==> inputs of job 1658 <==
==> flow/design.v <==
`timescale 1ns/100ps
module cordic_stage(clk, x_i, y_i, z_i, x_o, y_o, z_o, arctan);
  parameter z_width = 12; 
  parameter iter_width = 17;  	 
  parameter i=0;  		 
  input signed [z_width:0] arctan;
  input clk;
  input signed [iter_width:0] x_i, y_i;
  input signed [z_width:0] z_i;
  output [iter_width:0] x_o, y_o;
  output [z_width:0] z_o;
  reg d;
  reg signed [iter_width:0] x_o, x_next;
  reg signed [iter_width:0] y_o, y_next;
  reg signed [z_width:0] z_o, z_next;
  always @ (posedge clk)
    begin
      x_o <= x_next;
      y_o <= y_next;
      z_o <= z_next; 
    end
  always @(*)
    begin    
      d = (z_i[11] == 0) ? 0 : 1;
      if(d == 0) begin
        x_next = x_i - (y_i >>> i);
        y_next = y_i + (x_i >>> i);
        z_next = z_i - arctan;
      end
      else begin
        x_next = x_i + (y_i >>> i);
        y_next = y_i - (x_i >>> i);
        z_next = z_i + arctan;
      end
  end
endmodule
`timescale 1ns/100ps
module cordic_pipelined(clk, z0, xn, yn);
  parameter z_width = 12; 
  parameter iter_width = 17;   
  input clk;
  input signed [z_width:0] z0;
  output reg signed [iter_width:0] xn, yn;
  parameter N = 10;  
  reg [(N-1):0] d;
  wire signed [iter_width:0] x [N:0];
  wire signed [iter_width:0] y [N:0];
  wire signed [z_width:0] z [N:0];
  reg signed [z_width:0] z_start;
  assign x[0] = 'b01_0011_0110_1110_1001;   
  assign y[0] = 0;
  assign z[0] = z_start;
  reg [(N-1):0] flip;
  wire flip_in;
  assign flip_in = ((z0[z_width]==1) && (z0 < 'h1A60)) || 
   	((z0[z_width]==0) && (z0 > 'h05A0));    
  always @ (posedge clk)
    flip <= {flip[(N-2):0], flip_in};
  always @ (flip, x[N], y[N]) begin
    if (flip[N-1]) begin    
  	xn = ~( x[N]-1 );  
	yn = ~( y[N]-1 );  
    end
    else begin		 
	xn = x[N];	 
	yn = y[N];	 
    end
  end
  always @ (z0) begin
    if (((z0[z_width]==1) && (z0 < 'h1A60)) || 
   	((z0[z_width]==0) && (z0 > 'h05A0))) begin    
	if (z0[z_width] == 1) begin 			 
	    z_start = z0 + 'hB40; 	   
	end
	else begin
	    z_start = z0 - 'hB40;	   
	end
    end
    else begin
	z_start = z0; 
    end
  end
  wire signed [z_width:0] arctan [(N-1):0];
  assign arctan[0] = 'b0_0010_1101_0000;  
  assign arctan[1] = 'b0_0001_1010_1001;  
  assign arctan[2] = 'b0_0000_1110_0000;  
  assign arctan[3] = 'b0_0000_0111_0010;  
  assign arctan[4] = 'b0_0000_0011_1001;  
  assign arctan[5] = 'b0_0000_0001_1100;  
  assign arctan[6] = 'b0_0000_0000_1110;  
  assign arctan[7] = 'b0_0000_0000_0111;  
  assign arctan[8] = 'b0_0000_0000_0011;  
  assign arctan[9] = 'b0_0000_0000_0001;  
  genvar i;
  generate
    for(i=0; i<N; i=i+1)
      begin: stage_generate
        cordic_stage #(.i(i)) stage_i
        (
          .clk(clk), 
          .x_i(x[i]), .x_o(x[i+1]), 
          .y_i(y[i]), .y_o(y[i+1]), 
          .z_i(z[i]), .z_o(z[i+1]),
          .arctan(arctan[i])
        );
      end
  endgenerate
endmodule
==> flow/run.sh <==
#!/bin/bash
# the make line also repeats each setting of config.mk as NAME=value (left out here)
make -C /OpenROAD-flow-scripts/flow DESIGN_CONFIG=/design/flow/config.mk WORK_HOME=/design/flow/orfs CLKGATE_MAP_FILE= finish
==> flow/config.mk <==
export PLATFORM = sky130hd
export DESIGN_NAME = cordic_pipelined
export DESIGN_NICKNAME = cordic_pipelined
export VERILOG_FILES = /design/flow/design.v
export SDC_FILE = /design/flow/constraint.sdc
export NUM_CORES = 4
export LEC_CHECK = 0
export ABC_AREA = 1
export CAP_MARGIN = 5
export CELL_PAD_IN_SITES_DETAIL_PLACEMENT = 2
export CORE_ASPECT_RATIO = 1.23
export CORE_MARGIN = 2
export CORE_UTILIZATION = 40
export CTS_CLUSTER_DIAMETER = 208
export GPL_TIMING_DRIVEN = 0
export HOLD_SLACK_MARGIN = 0.21
export PLACE_DENSITY = 0.36
export SETUP_SLACK_MARGIN = 0.81
export SLEW_MARGIN = 15
==> flow/constraint.sdc <==
create_clock -name core_clock -period 6.32 [get_ports {clk}]
set_input_delay 1.2640 -clock core_clock [delete_from_list [all_inputs] [get_ports {clk}]]
set_output_delay 1.2640 -clock core_clock [all_outputs]
set_load 0.01 [all_outputs]
==> job 7449: changes against job 1658 <==
Settings changed: CORE_UTILIZATION 40 to 52, GPL_TIMING_DRIVEN 0 to 1.
==> job 7826: changes against job 1658 <==
Settings changed: ABC_AREA 1 to not set, CAP_MARGIN 5 to 20, CELL_PAD_IN_SITES_DETAIL_PLACEMENT 2 to not set, CORE_ASPECT_RATIO 1.23 to not set, CORE_UTILIZATION 40 to 72, CTS_CLUSTER_DIAMETER 208 to 141, GPL_TIMING_DRIVEN 0 to not set, HOLD_SLACK_MARGIN 0.21 to -0.06, PLACE_DENSITY 0.36 to 0.64, SETUP_SLACK_MARGIN 0.81 to not set, SLEW_MARGIN 15 to 20.
==> flow/constraint.sdc (replaced) <==
create_clock -name core_clock -period 3.32 [get_ports {clk}]
set_input_delay 0.6640 -clock core_clock [delete_from_list [all_inputs] [get_ports {clk}]]
set_output_delay 0.6640 -clock core_clock [all_outputs]
set_load 0.01 [all_outputs]
==> qor summary <==
Outcome: job 7449 stopped before the end; job 7826 finished with violations; job 1658 complete, no violations
Stage where the flow stopped: job 7449 3_5_place_dp; job 7826 -; job 1658 -
Violated checks: job 7449 -; job 7826 setup timing; job 1658 -
Launch point of the worst reg-to-reg path: job 7449 -; job 7826 stage_generate[3].stage_i.z_o[11]; job 1658 stage_generate[2].stage_i.z_o[11]
Setup repair after global routing missed its margin: job 7449 -; job 7826 yes; job 1658 no
Kind of start point of the critical path: job 7449 -; job 7826 register; job 1658 register
Crit path time final: job 7449 -; job 7826 4.15 ns; job 1658 4.80 ns
Final core occ: job 7449 -; job 7826 88.6%; job 1658 45.2%
TNS Setup: job 7449 -; job 7826 -11.25 ns; job 1658 0 ns
Fraction of met1 tracks used by global routing: job 7449 -; job 7826 44.8%; job 1658 26.7%
Clock Latency Late Sink: job 7449 -; job 7826 0.62 ns; job 1658 0.61 ns
Worst Path Required: job 7449 -; job 7826 3.85 ns; job 1658 6.81 ns
Fmax achieved: job 7449 -; job 7826 241 MHz; job 1658 209 MHz
Chip Width: job 7449 217 um; job 7826 204 um; job 1658 247 um
Syn Area/Cell: job 7449 7.84 um^2; job 7826 8.87 um^2; job 1658 7.84 um^2


==> try-indigo <==
Starts from the design.v that is shown in full above.
==> flow/config.mk <==
export PLATFORM = sky130hd
export DESIGN_NAME = cordic_pipelined
export DESIGN_NICKNAME = cordic_pipelined
export VERILOG_FILES = /design/flow/design.v
export SDC_FILE = /design/flow/constraint.sdc
export NUM_CORES = 4
export LEC_CHECK = 0
export CAP_MARGIN = 20
export CORE_MARGIN = 2
export CORE_UTILIZATION = 70
export CTS_CLUSTER_SIZE = 36
export PLACE_DENSITY = 0.35
export SETUP_SLACK_MARGIN = 0.94
export SLEW_MARGIN = 20
==> flow/constraint.sdc <==
create_clock -name core_clock -period 3.62 [get_ports {clk}]
set_input_delay 0.7240 -clock core_clock [delete_from_list [all_inputs] [get_ports {clk}]]
set_output_delay 0.7240 -clock core_clock [all_outputs]
set_load 0.01 [all_outputs]
run.sh (not shown) runs the stock make flow with config.mk's settings and CLKGATE_MAP_FILE=.
==> try-tundra: changes against try-indigo <==
--- a/flow/config.mk
+++ b/flow/config.mk
@@ -7,8 +7,9 @@
 export LEC_CHECK = 0
 export CAP_MARGIN = 20
+export CORE_ASPECT_RATIO = 0.92
 export CORE_MARGIN = 2
-export CORE_UTILIZATION = 70
-export CTS_CLUSTER_SIZE = 36
-export PLACE_DENSITY = 0.35
-export SETUP_SLACK_MARGIN = 0.94
+export CORE_UTILIZATION = 72
+export HOLD_SLACK_MARGIN = -0.08
+export PLACE_DENSITY = 0.67
+export SETUP_SLACK_MARGIN = 0.45
 export SLEW_MARGIN = 20
==> flow/constraint.sdc (replaced) <==
create_clock -name core_clock -period 3.54 [get_ports {clk}]
set_input_delay 0.7080 -clock core_clock [delete_from_list [all_inputs] [get_ports {clk}]]
set_output_delay 0.7080 -clock core_clock [all_outputs]
set_load 0.01 [all_outputs]
==> try-sierra: changes against try-indigo <==
--- a/flow/config.mk
+++ b/flow/config.mk
@@ -8,7 +8,4 @@
 export CAP_MARGIN = 20
 export CORE_MARGIN = 2
-export CORE_UTILIZATION = 70
-export CTS_CLUSTER_SIZE = 36
-export PLACE_DENSITY = 0.35
-export SETUP_SLACK_MARGIN = 0.94
+export CORE_UTILIZATION = 40
 export SLEW_MARGIN = 20
==> flow/constraint.sdc (replaced) <==
create_clock -name core_clock -period 5.0 [get_ports {clk}]
set_input_delay 1.0000 -clock core_clock [delete_from_list [all_inputs] [get_ports {clk}]]
set_output_delay 1.0000 -clock core_clock [all_outputs]
set_load 0.01 [all_outputs]
==> try-nickel: changes against try-indigo <==
==> flow/config.mk (replaced) <==
export PLATFORM = sky130hd
export DESIGN_NAME = cordic_pipelined
export DESIGN_NICKNAME = cordic_pipelined
export VERILOG_FILES = /design/flow/design.v
export SDC_FILE = /design/flow/constraint.sdc
export NUM_CORES = 4
export LEC_CHECK = 0
export CAP_MARGIN = 35
export CELL_PAD_IN_SITES_GLOBAL_PLACEMENT = 1
export CORE_ASPECT_RATIO = 0.82
export CORE_MARGIN = 2
export CORE_UTILIZATION = 70
export CTS_CLUSTER_SIZE = 59
export GPL_TIMING_DRIVEN = 0
export MIN_ROUTING_LAYER = met2
export PLACE_DENSITY_LB_ADDON = 0.17
export SETUP_SLACK_MARGIN = -0.46
export SLEW_MARGIN = 35
==> flow/constraint.sdc (replaced) <==
create_clock -name core_clock -period 6.71 [get_ports {clk}]
set_input_delay 1.3420 -clock core_clock [delete_from_list [all_inputs] [get_ports {clk}]]
set_output_delay 1.3420 -clock core_clock [all_outputs]
set_load 0.01 [all_outputs]
==> summary of the runs <==
In try-tundra the wire length is larger than in try-sierra, by about 75%.
Of try-tundra and try-sierra, try-tundra has the higher utilization (gap 47 points).
Synthesized cell count is the same in try-indigo and try-sierra.
Clock skew: try-tundra is lower than try-sierra (0.012 ns).
Sequential cell count is the same in try-tundra and try-sierra.
try-indigo died in 5_1_grt. try-tundra completed, yet does not pass: setup timing. try-sierra produced a clean layout. try-nickel ended with an error in 3_1_place_gp_skip_io, error FLW-0024.
In try-sierra the register-to-register slack is better than in try-tundra, by 1.2 ns.
Area after synthesis is the same in try-tundra and try-indigo.
